Design Lowpass, start of the top module:
module Lowpass(input clk, input rst, input en, input [15:0] in, output [15:0] out);
clock: 7.21 ns
lec_check: 0
cap_margin: 0
cell_pad_in_sites_detail_placement: 1
cell_pad_in_sites_global_placement: 1
core_aspect_ratio: 0.63
core_margin: 2
core_utilization: 66
gpl_routability_driven: 0
place_density: 0.78
slew_margin: 40
run.sh (not shown) runs the stock make flow with config.mk's settings and CLKGATE_MAP_FILE=.
The starting point failed in clock tree synthesis, error DPL-0033.
==> next run, changes <==
==> flow/config.mk (replaced) <==
export PLATFORM = sky130hd
export DESIGN_NAME = Lowpass
export DESIGN_NICKNAME = Lowpass
export VERILOG_FILES = /design/flow/design.v
export SDC_FILE = /design/flow/constraint.sdc
export NUM_CORES = 4
export LEC_CHECK = 0
export ABC_AREA = 1
export CAP_MARGIN = 20
export CORE_MARGIN = 2
export CORE_UTILIZATION = 72
export CTS_CLUSTER_SIZE = 37
export PLACE_DENSITY_LB_ADDON = 0.07
export SETUP_SLACK_MARGIN = 1.6
export SLEW_MARGIN = 20
==> flow/constraint.sdc (replaced) <==
create_clock -name core_clock -period 5.41 [get_ports {clk}]
set_input_delay 1.0820 -clock core_clock [delete_from_list [all_inputs] [get_ports {clk}]]
set_output_delay 1.0820 -clock core_clock [all_outputs]
set_load 0.01 [all_outputs]
Now the flow finished with negative setup slack left.
Area after synthesis increases by 1.5%.
Die area decreases by 6.9%.
Synthesized cell count goes up by 29%.
==> next run, changes <==
--- a/flow/config.mk
+++ b/flow/config.mk
@@ -8 +7,0 @@
-export ABC_AREA = 1
@@ -11,4 +10 @@
-export CORE_UTILIZATION = 72
-export CTS_CLUSTER_SIZE = 37
-export PLACE_DENSITY_LB_ADDON = 0.07
-export SETUP_SLACK_MARGIN = 1.6
+export CORE_UTILIZATION = 40
==> flow/constraint.sdc (replaced) <==
create_clock -name core_clock -period 9.66 [get_ports {clk}]
set_input_delay 1.9320 -clock core_clock [delete_from_list [all_inputs] [get_ports {clk}]]
set_output_delay 1.9320 -clock core_clock [all_outputs]
set_load 0.01 [all_outputs]
Result: The new run finished with timing, DRC and antenna clean; non-clock buffer count went down by 269; sequential share of layout area went up by 2.3 points; routed wire length went down by 22%; die size went up by 76%.
==> next run, changes <==
--- a/flow/config.mk
+++ b/flow/config.mk
@@ -10 +10 @@
-export CORE_UTILIZATION = 40
+export CORE_UTILIZATION = 42
After rerunning:
- die size drops by about 4.7%
- final area drops by 0.33%
- via count barely changes
==> next run, changes <==
--- a/flow/config.mk
+++ b/flow/config.mk
@@ -9,3 +9,8 @@
-export CORE_MARGIN = 2
-export CORE_UTILIZATION = 42
-export SLEW_MARGIN = 20
+export CELL_PAD_IN_SITES_DETAIL_PLACEMENT = 2
+export CORE_ASPECT_RATIO = 0.94
+export CORE_MARGIN = 5
+export CORE_UTILIZATION = 40
+export GPL_ROUTABILITY_DRIVEN = 0
+export GPL_TIMING_DRIVEN = 1
+export MAX_ROUTING_LAYER = met4
+export SLEW_MARGIN = 30
==> flow/constraint.sdc (replaced) <==
create_clock -name core_clock -period 7.82 [get_ports {clk}]
set_input_delay 1.5640 -clock core_clock [delete_from_list [all_inputs] [get_ports {clk}]]
set_output_delay 1.5640 -clock core_clock [all_outputs]
set_load 0.01 [all_outputs]
After rerunning:
- With this change the flow ran to the end with violations: negative setup slack
- synthesized area is unchanged
- cell count grows by 9.4%
- non-clock buffer count rises by 273


Starting RTL as in the previous note.
Settings: LEC_CHECK=0, ABC_AREA=1, CAP_MARGIN=0, CELL_PAD_IN_SITES_DETAIL_PLACEMENT=1, CELL_PAD_IN_SITES_GLOBAL_PLACEMENT=3, CORE_ASPECT_RATIO=0.63, CORE_MARGIN=2, CORE_UTILIZATION=70, CTS_CLUSTER_DIAMETER=247, GPL_ROUTABILITY_DRIVEN=1, PLACE_DENSITY=0.78, SLEW_MARGIN=25; clock period 7.21 ns.
The starting point aborted during global placement without I/O (3_1_place_gp_skip_io) (GPL-0301).
Rerun with:
- ABC_AREA: 1 -> default
- CAP_MARGIN: 0 -> 20
- CELL_PAD_IN_SITES_DETAIL_PLACEMENT: 1 -> 2
- CELL_PAD_IN_SITES_GLOBAL_PLACEMENT: 3 -> default
- CORE_ASPECT_RATIO: 0.63 -> default
- CORE_MARGIN: 2 -> 8
- CORE_UTILIZATION: 70 -> 40
- CTS_CLUSTER_DIAMETER: 247 -> default
- GPL_ROUTABILITY_DRIVEN: 1 -> default
- GPL_TIMING_DRIVEN: default -> 1
- MAX_ROUTING_LAYER: default -> met4
- PLACE_DENSITY: 0.78 -> default
- SLEW_MARGIN: 25 -> 30
- clock period: 7.21 -> 7.82 ns (I/O delays scaled with it)
The new run ran to the end with violations: negative setup slack.
Synthesized area fell slightly.
Die area came out higher by well over a third.
Synthesized cell count goes down by about a fifth.
Rerun with:
- CELL_PAD_IN_SITES_DETAIL_PLACEMENT: 2 -> default
- CORE_MARGIN: 8 -> 2
- CORE_UTILIZATION: 40 -> 66
- GPL_TIMING_DRIVEN: 1 -> default
- MAX_ROUTING_LAYER: met4 -> default
- SETUP_SLACK_MARGIN: default -> 1.6
- SLEW_MARGIN: 30 -> 20
- clock period: 7.82 -> 6.72 ns (I/O delays scaled with it)
=> The changed run ran to the end with violations: negative setup slack; routed wire length came out lower by 48%; worst setup slack gets worse by 330 ps; global-route usage is about the same; via count came out lower by 9.7%; first-iteration DRC count came out higher by 21%; sequential share of layout area came out higher by 0.48 points; synthesized area does not change; clock-buffer cell count came out higher by 1; cell count came out lower by 9.4%.
Rerun with:
- CORE_UTILIZATION: 66 -> 40
- SETUP_SLACK_MARGIN: 1.6 -> default
- clock period: 6.72 -> 10.0 ns (I/O delays scaled with it)
- The changed run completed with no timing, DRC or antenna violations
- die area increases by well over a third
- wire length decreases by a few percent
- global-route usage decreases by 11 points
- worst setup slack improves by 2000 ps
